==> inputs of branch pepper <==
==> flow/design.v (excerpt) <==
module main #(
    parameter MAIN_DIV = 8,      
    parameter SCAN_DIV = 4       
)(
    input wire clk,
    input wire rst,    
    input wire btnC,   
    input wire btnL,   
    input wire btnR,   
    input wire [7:0] num1,   
    input wire [7:0] num2,   
    output wire [6:0] seg,            
    output wire [3:0] an,              
    output wire multiplicationFinished    
);
==> flow/config.mk <==
export PLATFORM = sky130hd
export DESIGN_NAME = main
export DESIGN_NICKNAME = main
export VERILOG_FILES = /design/flow/design.v
export SDC_FILE = /design/flow/constraint.sdc
export NUM_CORES = 4
export LEC_CHECK = 0
export ABC_AREA = 1
export CAP_MARGIN = 20
export CORE_MARGIN = 2
export CORE_UTILIZATION = 66
export CTS_CLUSTER_DIAMETER = 326
export CTS_CLUSTER_SIZE = 97
export PLACE_DENSITY = 0.38
export SLEW_MARGIN = 20
==> flow/constraint.sdc <==
create_clock -name core_clock -period 15.1 [get_ports {clk}]
set_input_delay 3.0200 -clock core_clock [delete_from_list [all_inputs] [get_ports {clk}]]
set_output_delay 3.0200 -clock core_clock [all_outputs]
set_load 0.01 [all_outputs]
run.sh (not shown) runs the stock make flow with config.mk's settings and CLKGATE_MAP_FILE=.
==> branch ember: changes against branch pepper <==
Settings changed: CAP_MARGIN 20 to 40, CTS_CLUSTER_DIAMETER 326 to 241, CTS_CLUSTER_SIZE 97 to 71, GPL_ROUTABILITY_DRIVEN set to 1, PLACE_DENSITY 0.38 to not set, SLEW_MARGIN 20 to 15.
==> flow/constraint.sdc (replaced) <==
create_clock -name core_clock -period 11.2 [get_ports {clk}]
set_input_delay 2.2400 -clock core_clock [delete_from_list [all_inputs] [get_ports {clk}]]
set_output_delay 2.2400 -clock core_clock [all_outputs]
set_load 0.01 [all_outputs]
==> branch fjord: changes against branch pepper <==
Settings changed: CORE_UTILIZATION 66 to 60, CTS_CLUSTER_DIAMETER 326 to 91, CTS_CLUSTER_SIZE 97 to 73, HOLD_SLACK_MARGIN set to -0.09, PLACE_DENSITY 0.38 to 0.6, SETUP_SLACK_MARGIN set to -0.51.
==> flow/constraint.sdc (replaced) <==
create_clock -name core_clock -period 7.72 [get_ports {clk}]
set_input_delay 1.5440 -clock core_clock [delete_from_list [all_inputs] [get_ports {clk}]]
set_output_delay 1.5440 -clock core_clock [all_outputs]
set_load 0.01 [all_outputs]
==> results <==
- Branch pepper ran to the end with no violations. Branch ember produced a clean layout. Branch fjord ran to the end with violations: negative setup slack.
- Synthesized cell count is the same in branch fjord and branch ember.
- Between branch fjord and branch ember, the lower critical path depth is in branch ember (gap 6).
- The highest clock power belongs to branch fjord, the lowest to branch pepper.
- The highest core utilization belongs to branch fjord, the lowest to branch pepper.

---

==> inputs of run a <==
==> flow/design.v <==
`timescale 1ns / 1ps
`default_nettype none
module counterModN #(
    parameter X = 5,   
    parameter N = 20   
) (
    input wire clk,       
    input wire ce,        
    input wire en,        
    input wire reset,     
    output reg [X-1:0] count  
);
    always @(posedge clk) begin
        if (reset) begin
            count <= 0;
        end else if (ce && en) begin
            if (count == N - 1) begin
                count <= 0;
            end else begin
                count <= count + 1;
            end
        end
    end
endmodule
`timescale 1ns / 1ps
`default_nettype none
module clockDivider #(
    parameter N = 500_000   
)(
    input wire clk,        
    input wire en,         
    input wire rst,        
    output reg clk_out,    
    output wire tick       
);
    wire [31:0] count;     
    counterModN #(.X(32), .N(N)) counterMod (
        .clk(clk),
        .ce(1'b1),
        .reset(rst),
        .en(en),
        .count(count)
    );
    assign tick = (count == N - 1) && !clk_out;
    always @(posedge clk) begin
        if (rst) begin
            clk_out <= 1'b0;
        end else if (count == N - 1) begin
            clk_out <= ~clk_out;
        end
    end
endmodule
`timescale 1ns / 1ps
`default_nettype none
module debouncer(
    input wire clk,        
    input wire ce,         
    input wire rst,        
    input wire in,         
    output wire out         
);
    reg q1, q2, q3;
    always @(posedge clk) begin
        if (rst) begin
            q1 <= 1'b0;
            q2 <= 1'b0;
            q3 <= 1'b0;
        end else if (ce) begin
            q1 <= in;
            q2 <= q1;
            q3 <= q2;
        end 
    end
    assign out = (rst == 1'b1) ? 1'b0 : (q1 & q2 & q3);
endmodule
`timescale 1ns / 1ps
`default_nettype none
module synchronizer(
    input wire clk,       
    input wire ce,        
    input wire rst,       
    input wire in,        
    output wire out       
);
    reg q1, q2;
    always @(posedge clk) begin
        if (rst) begin
            q1 <= 1'b0;
            q2 <= 1'b0;
        end else if (ce) begin
            q1 <= in;
            q2 <= q1;
        end
    end
    assign out = (rst) ? 1'b0 : q2;
endmodule
`timescale 1ns / 1ps
`default_nettype none
module shift_left_register(
    input wire        clk,     
    input wire        ce,      
    input wire        rst,     
    input wire        load,    
    input wire        en,      
    input wire [7:0]  Num,     
    output reg [15:0] Out      
);
    integer i;
    always @(posedge clk) begin
        if (rst) begin
            Out <= 16'b0;
        end else if (ce) begin
            if (load) begin
                Out <= {8'b0, Num};
            end else if (en) begin
                for (i = 15; i > 0; i = i - 1) begin
                    Out[i] <= Out[i - 1];
                end
                Out[0] <= 1'b0;
            end
        end
    end
endmodule
`timescale 1ns / 1ps
`default_nettype none
module shift_right_register(
    input wire clk,          
    input wire ce,           
    input wire rst,          
    input wire load,         
    input wire en,           
    input wire [7:0] Num,    
    output reg [7:0] Out     
);
    integer i;
    always @(posedge clk) begin
        if (rst) begin
            Out <= 8'b0;
        end else if (ce) begin
            if (load) begin
                Out <= Num;   
            end else if (en) begin
                for (i = 7; i > 0; i = i - 1) begin
                    Out[i - 1] <= Out[i];
                end
                Out[7] <= 1'b0;   
            end
        end
    end
endmodule
`timescale 1ns / 1ps
`default_nettype none
module CU(
    input wire b0,        
    input wire z,         
    input wire load,      
    output wire Psel,     
    output wire EP,       
    output wire EA,       
    output wire EB,       
    output wire LA,       
    output wire LB,       
    output wire RstP      
);
    assign Psel = b0;
    assign EP = (b0 & ~load);
    assign EA = (~z | load);
    assign EB = (~z | load);
    assign LA = load;
    assign LB = load;
    assign RstP = load;
endmodule
`timescale 1ns / 1ps
`default_nettype none
module BCD #(
    parameter W = 18   
)(
    input wire [W-1:0] bin,            
    output reg [W+(W-4)/3:0] bcd       
);
    integer i, j;
    always @(bin) begin
        for (i = 0; i <= W + (W-4)/3; i = i + 1) begin
            bcd[i] = 1'b0;
        end
        bcd[W-1:0] = bin;
        for (i = 0; i <= W - 4; i = i + 1) begin
            for (j = 0; j <= i / 3; j = j + 1) begin
                if (bcd[W - i + 4*j -: 4] > 4) begin                   
                    bcd[W - i + 4*j -: 4] = bcd[W - i + 4*j -: 4] + 4'd3;
                end
            end
        end
    end
endmodule
`timescale 1ns / 1ps
`default_nettype none
module seven_seg_decoder(
    input wire en,           
    input wire [3:0] num,    
    output reg [6:0] seg     
);
    always @ (num or en) begin
        if (en) begin
            case(num)
                4'd0: seg = 7'b1000000;   
                4'd1: seg = 7'b1111001;   
                4'd2: seg = 7'b0100100;   
                4'd3: seg = 7'b0110000;   
                4'd4: seg = 7'b0011001;   
                4'd5: seg = 7'b0010010;   
                4'd6: seg = 7'b0000010;   
                4'd7: seg = 7'b1111000;   
                4'd8: seg = 7'b0000000;   
                4'd9: seg = 7'b0010000;   
                default: seg = 7'b1111111;  
            endcase
        end else begin
            seg = 7'b1111111;   
        end
    end
endmodule
`timescale 1ns / 1ps
`default_nettype none
module seven_segment_scroller #(
    parameter DIV = 250000            
)(
    input wire clk,                   
    input wire reset,                 
    input wire button_left,           
    input wire button_right,          
    input wire [19:0] product,        
    input wire sign,                  
    output reg [6:0] seg,             
    output reg [3:0] an               
);
    wire slow_tick;                            
    wire slow_level;
    wire [1:0] switch_position;                
    wire debounced_button_left, debounced_button_right;
    wire final_button_left, final_button_right;
    wire [6:0] segment_internal[4:0];          
    reg [2:0] digit_selection;        
    clockDivider #(DIV) clk_divider (
        .clk(clk),
        .en(1'b1),
        .rst(reset),
        .clk_out(slow_level),
        .tick(slow_tick)
    );
    counterModN #(.X(2), .N(4)) position_counter (
        .clk(clk),
        .ce(slow_tick),
        .reset(reset),
        .en(1'b1),
        .count(switch_position)
    );
    debouncer btn_debouncer_left (
        .clk(clk),
        .ce(slow_tick),
        .rst(reset),
        .in(button_left),
        .out(debounced_button_left)
    );
    synchronizer btn_synchronizer_left (
        .clk(clk),
        .ce(slow_tick),
        .rst(reset),
        .in(debounced_button_left),
        .out(final_button_left)
    );
    debouncer btn_debouncer_right (
        .clk(clk),
        .ce(slow_tick),
        .rst(reset),
        .in(button_right),
        .out(debounced_button_right)
    );
    synchronizer btn_synchronizer_right (
        .clk(clk),
        .ce(slow_tick),
        .rst(reset),
        .in(debounced_button_right),
        .out(final_button_right)
    );
    reg button_right_old, button_left_old;
    reg button_right_raise, button_left_raise;  
    always @(posedge clk) begin
        if (reset) begin
            digit_selection <= 3'b000;
            button_right_old <= 0;
            button_left_old <= 0;
            button_right_raise <= 0;
            button_left_raise <= 0;
        end else if (slow_tick) begin
            button_right_raise <= (button_right_old != final_button_right && final_button_right == 1'b1);
            button_left_raise <= (button_left_old != final_button_left && final_button_left == 1'b1);
            button_right_old <= final_button_right;
            button_left_old <= final_button_left;
            if (button_right_raise) begin
                if (digit_selection > 0) begin
                    digit_selection <= digit_selection - 1;
                end
                button_right_raise <= 0;
            end
            if (button_left_raise) begin
                if (digit_selection < 2) begin
                    digit_selection <= digit_selection + 1;
                end
                button_left_raise <= 0;
            end
        end
    end
    seven_seg_decoder decoder_digit_0 (.en(1'b1), .num(product[3:0]), .seg(segment_internal[0]));
    seven_seg_decoder decoder_digit_1 (.en(1'b1), .num(product[7:4]), .seg(segment_internal[1]));
    seven_seg_decoder decoder_digit_2 (.en(1'b1), .num(product[11:8]), .seg(segment_internal[2]));
    seven_seg_decoder decoder_digit_3 (.en(1'b1), .num(product[15:12]), .seg(segment_internal[3]));
    seven_seg_decoder decoder_digit_4 (.en(1'b1), .num(product[19:16]), .seg(segment_internal[4]));
    always @(*) begin
        case (switch_position)
            2'b00: begin
                an = 4'b1110;
                seg = segment_internal[digit_selection];
            end
            2'b01: begin
                an = 4'b1101;
                seg = segment_internal[digit_selection + 1];
            end
            2'b10: begin
                an = 4'b1011;
                seg = segment_internal[digit_selection + 2];
            end
            2'b11: begin
                an = 4'b0111;
                if (sign == 1)
                    seg = 7'b0111111; 
                else
                    seg = 7'b1111111;
            end
            default: begin
                an = 4'b1111;
                seg = 7'b0000000;
            end
        endcase
    end
endmodule
`timescale 1ns / 1ps
`default_nettype none
module main #(
    parameter MAIN_DIV = 8,      
    parameter SCAN_DIV = 4       
)(
    input wire clk,
    input wire rst,    
    input wire btnC,   
    input wire btnL,   
    input wire btnR,   
    input wire [7:0] num1,   
    input wire [7:0] num2,   
    output wire [6:0] seg,            
    output wire [3:0] an,              
    output wire multiplicationFinished    
);
    wire dividedClock;   
    wire dividedTick;    
    clockDivider #(MAIN_DIV) clockDiv(
        .clk(clk),
        .rst(rst),
        .en(1'b1),
        .clk_out(dividedClock),
        .tick(dividedTick)
    );
    wire [7:0] num1Complement, num2Complement;
    wire [7:0] multiplier, multiplicand;
    wire [7:0] multiplicandShifted;
    wire [15:0] multiplierShifted;
    reg  [15:0] productReg;
    reg signReg;
    wire tempSign;
    wire [19:0] bcdOutput;
    wire [15:0] tempOutput;
    assign num1Complement = ~num1 + 1'b1;
    assign num2Complement = ~num2 + 1'b1;
    assign multiplier = (num1[7] == 1) ? num1Complement : num1;
    assign multiplicand = (num2[7] == 1) ? num2Complement : num2;
    wire enableDebounce, enableSync;
    debouncer debounceInst(
        .clk(clk),
        .ce(dividedTick),
        .rst(rst),
        .in(btnC),
        .out(enableDebounce)
    );
    synchronizer syncInst(
        .clk(clk),
        .ce(dividedTick),
        .rst(rst),
        .in(enableDebounce),
        .out(enableSync)
    );
    wire Psel, EP, EA, EB, LA, LB, RstP;
    shift_right_register shiftRightReg(
        .clk(clk),
        .ce(dividedTick),
        .rst(rst),
        .load(LB),
        .en(EB),
        .Num(multiplicand),
        .Out(multiplicandShifted)
    );
    shift_left_register shiftLeftReg(
        .clk(clk),
        .ce(dividedTick),
        .rst(rst),
        .load(LA),
        .en(EA),
        .Num(multiplier),
        .Out(multiplierShifted)
    );
    CU controlUnit(
        .b0(multiplicandShifted[0]),
        .z(multiplicationFinished),  
        .load(enableSync),
        .Psel(Psel),
        .EP(EP),
        .EA(EA),
        .EB(EB),
        .LA(LA),
        .LB(LB),
        .RstP(RstP)
    );
    assign multiplicationFinished = ~(multiplicandShifted[0] | multiplicandShifted[1] | multiplicandShifted[2] | multiplicandShifted[3] | multiplicandShifted[4] | multiplicandShifted[5] | multiplicandShifted[6] | multiplicandShifted[7]);
    always @(posedge clk) begin
        if (rst) begin
            productReg <= 16'b0;
            signReg <= 1'b0;
        end else if (!dividedTick) begin
            productReg <= productReg;
        end else if (RstP == 1) begin
            productReg <= 16'b0;
            signReg <= (num1[7] ^ num2[7]) && num1 != 0 && num2 != 0;
        end else if (EP == 1) begin
            productReg <= (Psel == 1) ? productReg + multiplierShifted : productReg;
        end else begin
            productReg <= productReg;
        end
    end
    assign tempOutput = productReg;
    assign tempSign = signReg;
    BCD #(16) bcdConverter(
        .bin(tempOutput),
        .bcd(bcdOutput)
    );
    seven_segment_scroller #(SCAN_DIV) sevenSegScroller(
        .clk(clk),
        .reset(rst | RstP),
        .button_left(btnL),
        .button_right(btnR),
        .product(bcdOutput),
        .sign(tempSign),
        .seg(seg),
        .an(an)
    );
endmodule
==> flow/run.sh <==
#!/bin/bash
# the make line also repeats each setting of config.mk as NAME=value (left out here)
make -C /OpenROAD-flow-scripts/flow DESIGN_CONFIG=/design/flow/config.mk WORK_HOME=/design/flow/orfs CLKGATE_MAP_FILE= finish
==> flow/config.mk <==
export PLATFORM = sky130hd
export DESIGN_NAME = main
export DESIGN_NICKNAME = main
export VERILOG_FILES = /design/flow/design.v
export SDC_FILE = /design/flow/constraint.sdc
export NUM_CORES = 4
export LEC_CHECK = 0
export ABC_AREA = 0
export CAP_MARGIN = 0
export CELL_PAD_IN_SITES_DETAIL_PLACEMENT = 1
export CORE_ASPECT_RATIO = 0.84
export CORE_MARGIN = 8
export CORE_UTILIZATION = 29
export CTS_CLUSTER_DIAMETER = 196
export GPL_ROUTABILITY_DRIVEN = 0
export GPL_TIMING_DRIVEN = 1
export HOLD_SLACK_MARGIN = 0.21
export MAX_ROUTING_LAYER = met5
export MIN_ROUTING_LAYER = met2
export PLACE_DENSITY_LB_ADDON = 0.17
export SLEW_MARGIN = 15
==> flow/constraint.sdc <==
create_clock -name core_clock -period 9.49 [get_ports {clk}]
set_input_delay 1.8980 -clock core_clock [delete_from_list [all_inputs] [get_ports {clk}]]
set_output_delay 1.8980 -clock core_clock [all_outputs]
set_load 0.01 [all_outputs]
==> run b: changes against run a <==
==> flow/config.mk (replaced) <==
export PLATFORM = sky130hd
export DESIGN_NAME = main
export DESIGN_NICKNAME = main
export VERILOG_FILES = /design/flow/design.v
export SDC_FILE = /design/flow/constraint.sdc
export NUM_CORES = 4
export LEC_CHECK = 0
export ABC_AREA = 1
export CAP_MARGIN = 40
export CORE_MARGIN = 2
export CORE_UTILIZATION = 27
export CTS_CLUSTER_DIAMETER = 165
export CTS_CLUSTER_SIZE = 96
export GPL_ROUTABILITY_DRIVEN = 1
export PLACE_DENSITY = 0.57
export SLEW_MARGIN = 15
==> comparison <==
Run b finished with setup timing left. Run a finished but fails on setup timing. Of run a and run b, run b has the higher count of clock-buffer cells in the layout (gap 2). Between run a and run b, the lower via count is in run b (gap 74%, measured against run b). Between run b and run a, the lower combinational power is in run a (gap 35%, measured against run a). Of run b and run a, run a has the higher clock power (gap 8.4%, measured against run a). In flip-flop count, run b and run a do not differ. Non-clock buffer count: run b is lower than run a (265). Register-to-register slack: run b is worse than run a (290 ps). Against run a, the sequential share of layout area of run b is higher by 2.8 points. Against run b, the clock skew of run a is lower by 5.4 ps.
Power and IR drop assume default switching activity.
